==> run H <==
==> flow/design.v <==
module chipmunk
	#(parameter addrSize = 12)
	(input clk,
	 input reset,
	 input [addrSize-1:0] startPC,
	 input [7:0] dataBus,
	 output [7:0] dataBusWrite,
	 output reg [addrSize-1:0] addrBus,
	 output weMem,
	 output done);
	reg [7:0] aReg;               
	reg [7:0] xReg;               
	reg [7:0] yReg;               
	reg [5:0] spReg;              
	reg [addrSize-1:0] pcReg;     
	reg [addrSize-1:0] pcRegAlt;  
	reg [addrSize-1:0] eaReg;     
	reg [7:0] dataReg;            
	wire [7:0] dataRegPlus = dataReg+1;  
	reg cFlagReg, zFlagReg, nFlagReg;
	reg [5:0] opcode;             
	reg [1:0] parameter_size;     
	reg [3:0] state;              
	reg finished;                 
	reg [7:0] dataBusOutput;        
	reg [3:0] nextState;            
	wire [7:0] addSubResult;        
	wire addSubCarryOut;
	wire [7:0] shifterResult;       
	wire shifterCarry;
	wire [7:0] bitOperationResult;  
	wire OpLoadA         = opcode[5:1] == 5'b00000;
	wire OpLoadX         = opcode[5:1] == 5'b00001;
	wire OpLoadY         = opcode[5:1] == 5'b00010;
	wire OpIncDecMem     = opcode[5:2] == 4'b0111 && opcode[0];
	wire OpRolRorMem     = (opcode == 6'b011001 || opcode == 6'b011011);
	wire OpIncDec        = opcode[5:1] == 5'b10101;
	wire OpInxDex        = opcode[5:1] == 5'b10110;
	wire OpInyDey        = opcode[5:1] == 5'b10111;
	wire OpSta           = opcode == 6'b100001;
	wire OpStx           = opcode == 6'b100011;
	wire OpSty           = opcode == 6'b100101;
	wire OpLdaY          = opcode == 6'b101000;
	wire OpStaY          = opcode == 6'b101001;
	wire OpIndexY        = opcode[5:1] == 5'b10100;  
	wire OpSetCarryFlag  = opcode[5:1] == 5'b00011;
	wire OpUseAdder      = opcode[5:3] == 3'b001;
	wire OpUseBitOp      = opcode[5:2] == 4'b0100;
	wire OpUseShifter    = opcode[5:2] == 4'b0110;
	wire OpAdderUseCarry = opcode[5:2] == 4'b0011;
	wire OpCpx           = opcode[5:1] == 5'b01011;
	wire OpCpy           = opcode == 6'b011100;
	wire OpDoCompare     = opcode[5:2] == 4'b0101 || OpCpy;
	wire OpSubtractInstead = OpDoCompare ||                           
	                         (opcode[5:3] == 3'b001 && opcode[1]) ||  
	                         (opcode[5:3] == 3'b101 && opcode[0]);    
	wire aluUseX         = OpCpx || OpInxDex;
	wire aluUseY         = OpCpy || OpInyDey;
	reg OpReadMemory;  
	wire OpReadMemory2   = dataBus[2] && !dataBus[7] && dataBus[7:2] != 6'b000111;  
	wire OpBranch        = opcode[5:3] == 3'b111;  
	wire flagsMatch      = (!opcode[2] && (!opcode[1] || (opcode[0] == nFlagReg)))     
                        || (opcode[2]  && ((!opcode[1] && (opcode[0] == zFlagReg))     
                                         || (opcode[1] && (opcode[0] == cFlagReg))));  
	wire BranchTaken     = OpBranch && flagsMatch;
	always @(posedge clk) begin
		if (!reset)
			finished <= 0;
		else if(state == 4'b0000 && dataBus == 8'h83)  
			finished <= 1;
	end
	always @(posedge clk) begin
		if (!reset)
			state <= 4'b0000;
		else 
			state <= nextState; 
	end
	always @(posedge clk) begin
		if (state == 4'b0000) begin
			opcode <= dataBus[7:2];
			parameter_size <= dataBus[1:0];
			eaReg <= 0;    
			OpReadMemory <= OpReadMemory2;
			dataReg <= (dataBus[7:3] == 5'b10101 || dataBus[7:3] == 5'b10110 || dataBus[7:3] == 5'b10111);
		end else if(state == 4'b0001) begin  
			dataReg <= dataBus;
			eaReg[7:0] <= dataBus;
		end else if(state == 4'b0010 || state == 4'b1111)  
			eaReg[addrSize-1:8] <= dataBus;
		else if(state == 4'b0101)  
			dataReg <= dataBus + (OpIncDecMem ? (opcode[1] ? 8'hff : 8'h01): 0);
		else if (state == 4'b0011 || state == 4'b0100)  
			eaReg <= eaReg + ((state == 4'b0100) ? yReg : xReg);
		else if (state == 4'b0111)  
			eaReg <= {{8{dataReg[7]}}, dataReg[7:0]} + pcReg;
		else if (state == 4'b1110)  
			eaReg[7:0] <= dataBus;
	end
	always @(posedge clk) begin
		if (!reset)
			spReg <= 6'b111111;
		else if (state == 4'b1100 ||
		        (state == 4'b0000 &&
					((dataBus[7:5] == 3'b110 && dataBus[2])  
					|| (dataBus[7:2] == 6'b100111))  
				))
			spReg <= spReg + 1'b1;  
		else if (state == 4'b1000 || state == 4'b1010 || state == 4'b1011)
			spReg <= spReg - 1'b1;  
	end
	wire [7:0] aluLeft = aluUseX ? xReg : (aluUseY ? yReg : aReg);
	assign { addSubCarryOut, addSubResult } = 
		OpAdderUseCarry ? (OpSubtractInstead ?  
			aluLeft + {1'b0, ~dataReg[7:0]} + cFlagReg
			: aluLeft + dataReg + cFlagReg)
		: (OpSubtractInstead ?  
			aluLeft + {1'b0, ~dataReg[7:0]} + 1'b1  
			: aluLeft + dataReg);
	assign bitOperationResult = opcode[1] ? (aReg ^ dataReg) : ~(aReg | dataReg);
	wire [7:0] shifterLeft = opcode[0] ? dataReg : aReg;
	assign shifterResult = opcode[1] ?  
			(shifterLeft >> 1) | ((opcode[0] && cFlagReg) ? 8'b10000000 : 8'b00000000)  
			:(shifterLeft << 1) | ((opcode[0] && cFlagReg) ? 8'b00000001 : 8'b00000000);
	assign shifterCarry = opcode[1] ? shifterLeft[0] : shifterLeft[7];
	always @(posedge clk) begin
		if (state == 4'b0110) begin
			if (OpLoadA || OpLdaY)  
				aReg <= dataReg;
			else if (OpUseAdder || OpIncDec)  
				aReg <= addSubResult;
			else if (OpUseBitOp)  
				aReg <= bitOperationResult;
			else if (OpUseShifter && !opcode[0])  
				aReg <= shifterResult;
			else if (opcode == 6'b100100 || opcode == 6'b100110)  
				aReg <= xReg;
		end else if(state == 4'b1001 && opcode[2:1] == 2'b01)  
			aReg <= dataBus;
	end
	always @(posedge clk) begin
		if (state == 4'b0110) begin
			if (OpLoadX)  
				xReg <= dataReg;
			else if(OpInxDex)  
				xReg <= addSubResult;
			else if (opcode == 6'b100010 || opcode == 6'b100110)  
				xReg <= aReg;
		end else if(state == 4'b1001 && opcode[2:1] == 2'b10)  
			xReg <= dataBus;
	end
	always @(posedge clk) begin
		if (state == 4'b0110) begin
			if (OpLoadY)  
				yReg <= dataReg;
			else if(OpInyDey)  
				yReg <= addSubResult;
		end else if(state == 4'b1001 && opcode[2:1] == 2'b11)  
			yReg <= dataBus;
	end
	always @(posedge clk) begin
		if (state == 4'b0110) begin
			if (OpSetCarryFlag)  
				cFlagReg <= opcode[0];
			else if (OpUseAdder || OpDoCompare || OpIncDec || OpInxDex || OpInyDey) begin  
				nFlagReg <= addSubResult[7];
				zFlagReg <= (addSubResult == 8'b00000000) ? 1 : 0;
				if (OpUseAdder || OpDoCompare)  
					cFlagReg <= addSubCarryOut;
			end else if(OpUseBitOp) begin
				nFlagReg <= bitOperationResult[7];
				zFlagReg <= (bitOperationResult == 8'b00000000) ? 1 : 0;
			end else if(OpUseShifter) begin
				nFlagReg <= shifterResult[7];
				zFlagReg <= (shifterResult == 8'b00000000) ? 1 : 0;
				cFlagReg <= shifterCarry;
			end else if(OpLoadA || OpLoadX || OpLoadY || OpIncDecMem) begin
				nFlagReg <= dataReg[7];
				zFlagReg <= (dataReg == 8'b00000000) ? 1 : 0;
			end
		end else if(state == 4'b1001 && opcode[2:1] == 2'b00)
			{nFlagReg, zFlagReg, cFlagReg} <= dataBus[2:0];
	end
	always @(posedge clk) begin
		if (!reset)
			pcReg <= startPC; 
		else if(state == 4'b0000 || state == 4'b0001 || state == 4'b0010)
			pcReg <= pcReg + 1'b1;
		else if(state == 4'b0110 && BranchTaken) begin
			pcRegAlt <= pcReg;                  
			pcReg <= eaReg;
		end else if(state == 4'b1100) begin
			pcRegAlt[7:0] <= dataBus;           
		end else if(state == 4'b1101) begin
			pcReg <= {pcRegAlt[7:0], dataBus};  
		end
	end
	always @* begin
		case (state)
			4'b0101, 4'b0110:  
				addrBus <= eaReg;
			4'b1000, 4'b1001, 4'b1010, 4'b1011, 4'b1100, 4'b1101: 
				addrBus <= { {(addrSize-9){1'b0}}, 1'b1, 1'b1, 1'b1, spReg };  
			4'b0000, 4'b0001, 4'b0010:  
				addrBus <= pcReg;
			4'b1110:
				addrBus <= {{(addrSize-8){1'b0}}, dataReg};
			4'b1111:
				addrBus <= {{(addrSize-8){1'b0}}, dataRegPlus};
			default:
				addrBus <= {addrSize{1'b0}};
		endcase
	end
	always @* begin
		if (state == 4'b0110 && (OpSta || OpStaY))
			dataBusOutput <= aReg;
		else if (state == 4'b0110 && OpStx)
			dataBusOutput <= xReg;
		else if (state == 4'b0110 && OpSty)
			dataBusOutput <= yReg;
		else if (state == 4'b0110 && OpRolRorMem)  
			dataBusOutput <= shifterResult;
		else if (state == 4'b0110 && OpIncDecMem)  
			dataBusOutput <= dataReg;
		else if (state == 4'b1000)  
			dataBusOutput <= (opcode[2:1] == 2'b00) ? {1'b0, 1'b0, 1'b0, 1'b0, 1'b0, nFlagReg, zFlagReg, cFlagReg} :
			                 (opcode[2:1] == 2'b01) ? aReg :
			                 (opcode[2:1] == 2'b10) ? xReg :
			                 yReg;
		else if (state == 4'b1010)
			dataBusOutput <= pcRegAlt[7:0];
		else if (state == 4'b1011)
			dataBusOutput <= { {(16-addrSize){1'b0}}, pcRegAlt[addrSize-1:8] };
		else
			dataBusOutput <= 8'b00000000;
	end
	wire writeCycle =  ((state == 4'b0110 && (OpSta || OpStx || OpSty || OpStaY || OpIncDecMem || OpRolRorMem)) || state == 4'b1000 || state == 4'b1010 || state == 4'b1011);
	assign weMem = !writeCycle;  
	assign dataBusWrite = dataBusOutput;  
	assign done = finished;
	always @* begin		
		case (state)
			4'b0000:
				nextState = (dataBus[7:2] == 6'b100111) ? 4'b1100 :
					((dataBus[7:5] == 3'b110 && !dataBus[2]) ? 4'b1000 : 
					((dataBus[7:5] == 3'b110 && dataBus[2]) ? 4'b1001 :
					(dataBus[0] || dataBus[1]) ? 4'b0001 :
					(OpReadMemory2 ? 4'b0101 : 4'b0110)));
			4'b0001:
				nextState = parameter_size[1] ? 4'b0010 :   
				           (OpReadMemory ? 4'b0101 :     
				           (OpBranch ? 4'b0111 :          
				           (OpIndexY ? 4'b1110 :                 
				           4'b0110)));                         
			4'b0010:
				nextState = parameter_size[0] ? 4'b0011 :         
				(OpReadMemory ? 4'b0101 :                
				(OpIndexY ? 4'b0100 :                             
				4'b0110));
			4'b0011:
				nextState = OpReadMemory ? 4'b0101 : 4'b0110;
			4'b0101, 4'b0111:               
				nextState = 4'b0110;
			4'b0110:
				nextState = (BranchTaken && opcode[2:0] == 3'b001) ? 4'b1010 : 4'b0000;  
			4'b1011, 4'b1101, 4'b1001, 4'b1000:
				nextState = 4'b0000;
			4'b0100:
				nextState = OpLdaY ? 4'b0101 : 4'b0110;
			4'b1100:
				nextState = 4'b1101;
			4'b1010:
				nextState = 4'b1011;
			4'b1110:  
				nextState = 4'b1111;
			4'b1111:  
				nextState = 4'b0100;
		endcase
	end
endmodule
==> flow/run.sh <==
#!/bin/bash
# the make line also repeats each setting of config.mk as NAME=value (left out here)
make -C /OpenROAD-flow-scripts/flow DESIGN_CONFIG=/design/flow/config.mk WORK_HOME=/design/flow/orfs CLKGATE_MAP_FILE= finish
==> flow/config.mk <==
export PLATFORM = sky130hd
export DESIGN_NAME = chipmunk
export DESIGN_NICKNAME = chipmunk
export VERILOG_FILES = /design/flow/design.v
export SDC_FILE = /design/flow/constraint.sdc
export NUM_CORES = 4
export LEC_CHECK = 0
export ABC_AREA = 1
export CAP_MARGIN = 20
export CORE_MARGIN = 2
export CORE_UTILIZATION = 68
export CTS_CLUSTER_DIAMETER = 231
export CTS_CLUSTER_SIZE = 15
export PLACE_DENSITY_LB_ADDON = 0.04
export SETUP_SLACK_MARGIN = 0.79
export SLEW_MARGIN = 20
==> flow/constraint.sdc <==
create_clock -name core_clock -period 2.72 [get_ports {clk}]
set_input_delay 0.5440 -clock core_clock [delete_from_list [all_inputs] [get_ports {clk}]]
set_output_delay 0.5440 -clock core_clock [all_outputs]
set_load 0.01 [all_outputs]
==> run D (differences from run H) <==
ABC_AREA = unset   (was 1)
CTS_CLUSTER_DIAMETER = 356   (was 231)
CTS_CLUSTER_SIZE = 32   (was 15)
PLACE_DENSITY_LB_ADDON = unset   (was 0.04)
SETUP_SLACK_MARGIN = unset   (was 0.79)
==> flow/constraint.sdc (replaced) <==
create_clock -name core_clock -period 3.72 [get_ports {clk}]
set_input_delay 0.7440 -clock core_clock [delete_from_list [all_inputs] [get_ports {clk}]]
set_output_delay 0.7440 -clock core_clock [all_outputs]
set_load 0.01 [all_outputs]
==> run A (differences from run H) <==
PLACE_DENSITY_LB_ADDON = unset   (was 0.04)
SETUP_SLACK_MARGIN = unset   (was 0.79)
==> run E (differences from run H) <==
CORE_UTILIZATION = 50   (was 68)
CTS_CLUSTER_DIAMETER = 262   (was 231)
CTS_CLUSTER_SIZE = 97   (was 15)
PLACE_DENSITY = 0.36   (was unset)
PLACE_DENSITY_LB_ADDON = unset   (was 0.04)
SETUP_SLACK_MARGIN = unset   (was 0.79)
TNS_END_PERCENT = 90   (was unset)
==> flow/constraint.sdc (replaced) <==
create_clock -name core_clock -period 5.0 [get_ports {clk}]
set_input_delay 1.0000 -clock core_clock [delete_from_list [all_inputs] [get_ports {clk}]]
set_output_delay 1.0000 -clock core_clock [all_outputs]
set_load 0.01 [all_outputs]
==> results.cfg <==
; yosys + openroad results
[final_timing]
setup_viol_count_final = 26
setup_slack_ps = -949

[place]
dp.cells = 1596

[run_status]
outcome = finished with violations
check-failures = negative setup slack

[yosys]
avgSynthCellArea_sq_um = 8.09
synth_adder_area_share_pct = 8.53
ys_cells = 1280
# the run above: run D

==> results.cfg <==
; implementation run metrics
[run_status]
lastStage = global routing (5_1_grt)
tool.error = [ERROR GRT-0116] Global routing finished with congestion. Check the congestion regions in the DRC Viewer.
outcome = stopped before the end

[yosys]
avgSynthCellArea_sq_um = 6.53
synth_adder_area_share_pct = 8.84
ys_types = 50
ys_async_sr_fraction_pct = 0
ys_cells = 1530
topCellsByArea = edfxtp_1, nand2_1, o21ai_0

[place]
dp.cells = 1964
place_ws_ps = -978

[die]
die_h_um = 125

[cts]
ctsHoldBuffers = 0
cts.sinks = 103
# the run above: run A

==> results.cfg <==
; yosys + openroad results
[yosys]
synth_adder_area_share_pct = 8.84
ys_cells = 1530
avgSynthCellArea_sq_um = 6.53
ys_async_sr_fraction_pct = 0

[final_timing]
setup_slack_ps = 334
setup_viol_count_final = 0

[setup_path]
worst-path-stages = 11

[die]
fp_util_pct = 51.2

[run_status]
outcome = finished clean

[place]
dp.cells = 1817
# the run above: run E

==> results.cfg <==
; implementation run metrics
[yosys]
top_area_cell = edfxtp_1
synth_adder_area_share_pct = 8.84
ys_cells = 1530
avgSynthCellArea_sq_um = 6.53

[place]
dp.cells = 1963

[run_status]
tool.error = [ERROR DPL-0033] detailed placement checks failed during check placement.
outcome = stopped before the end
lastStage = clock tree synthesis (4_1_cts)

[die]
fp_util_pct = 69.3
# the run above: run H


========
==> run a: inputs <==
// chipmunk: RTL as listed in full above, without the edits since
clock: 5.51 ns
lec_check: 0
cap_margin: 20
core_margin: 2
core_utilization: 58
cts_cluster_diameter: 174
cts_cluster_size: 98
hold_slack_margin: 0.06
max_routing_layer: met5
place_density: 0.41
setup_slack_margin: -0.55
slew_margin: 40
tns_end_percent: 20
run.sh (not shown) runs the stock make flow with config.mk's settings and CLKGATE_MAP_FILE=.
==> run b (differences from run a) <==
- ABC_AREA: not set -> 1
- CORE_UTILIZATION: 58 -> 24
- CTS_CLUSTER_DIAMETER: 174 -> 44
- CTS_CLUSTER_SIZE: 98 -> 73
- HOLD_SLACK_MARGIN: 0.06 -> 0.1
- PLACE_DENSITY: 0.41 -> 0.42
- SETUP_SLACK_MARGIN: -0.55 -> 1.11
- TNS_END_PERCENT: 20 -> not set
==> flow/constraint.sdc (replaced) <==
create_clock -name core_clock -period 5.09 [get_ports {clk}]
set_input_delay 1.0180 -clock core_clock [delete_from_list [all_inputs] [get_ports {clk}]]
set_output_delay 1.0180 -clock core_clock [all_outputs]
set_load 0.01 [all_outputs]
==> notes <==
In run a the global-route usage is higher than in run b, by 19 points.
Non-clock buffer count: run a is lower than run b (46).
In run a the sequential share of layout area is higher than in run b, by 2.1 points.
Sequential power: run b is higher than run a (about 10%).
Against run a, the first-iteration DRC count of run b is smaller by about 15%.
==> figures <==
Outcome: run b finished clean; run a finished clean
Finished Core Util: run b 30.4%; run a 65.5%
Worst-case vdd ir drop: run b 0.000176 V; run a 0.000220 V
# nets final: run b 1712; run a 1376
Wire length of the first global-routing pass: run b 69600 µm; run a 57000 µm
Global placement routability congestion: run b 0.908; run a 1.04
Pre-CTS setup slack: run b 0.489 ns; run a 0.515 ns
Met3 track demand over resource in global routing: run b 3.47%; run a 7.95%
Reg area: run b 0.00275 mm²; run a 0.00274 mm²
RSZ-0062 raised after global routing: run b true; run a false
Total detailed-routing wirelength: run b 47600 µm; run a 38000 µm
Horizontal die dimension: run b 208 µm; run a 138 µm
No activity file was given, so power comes from the tool's default toggle rates.
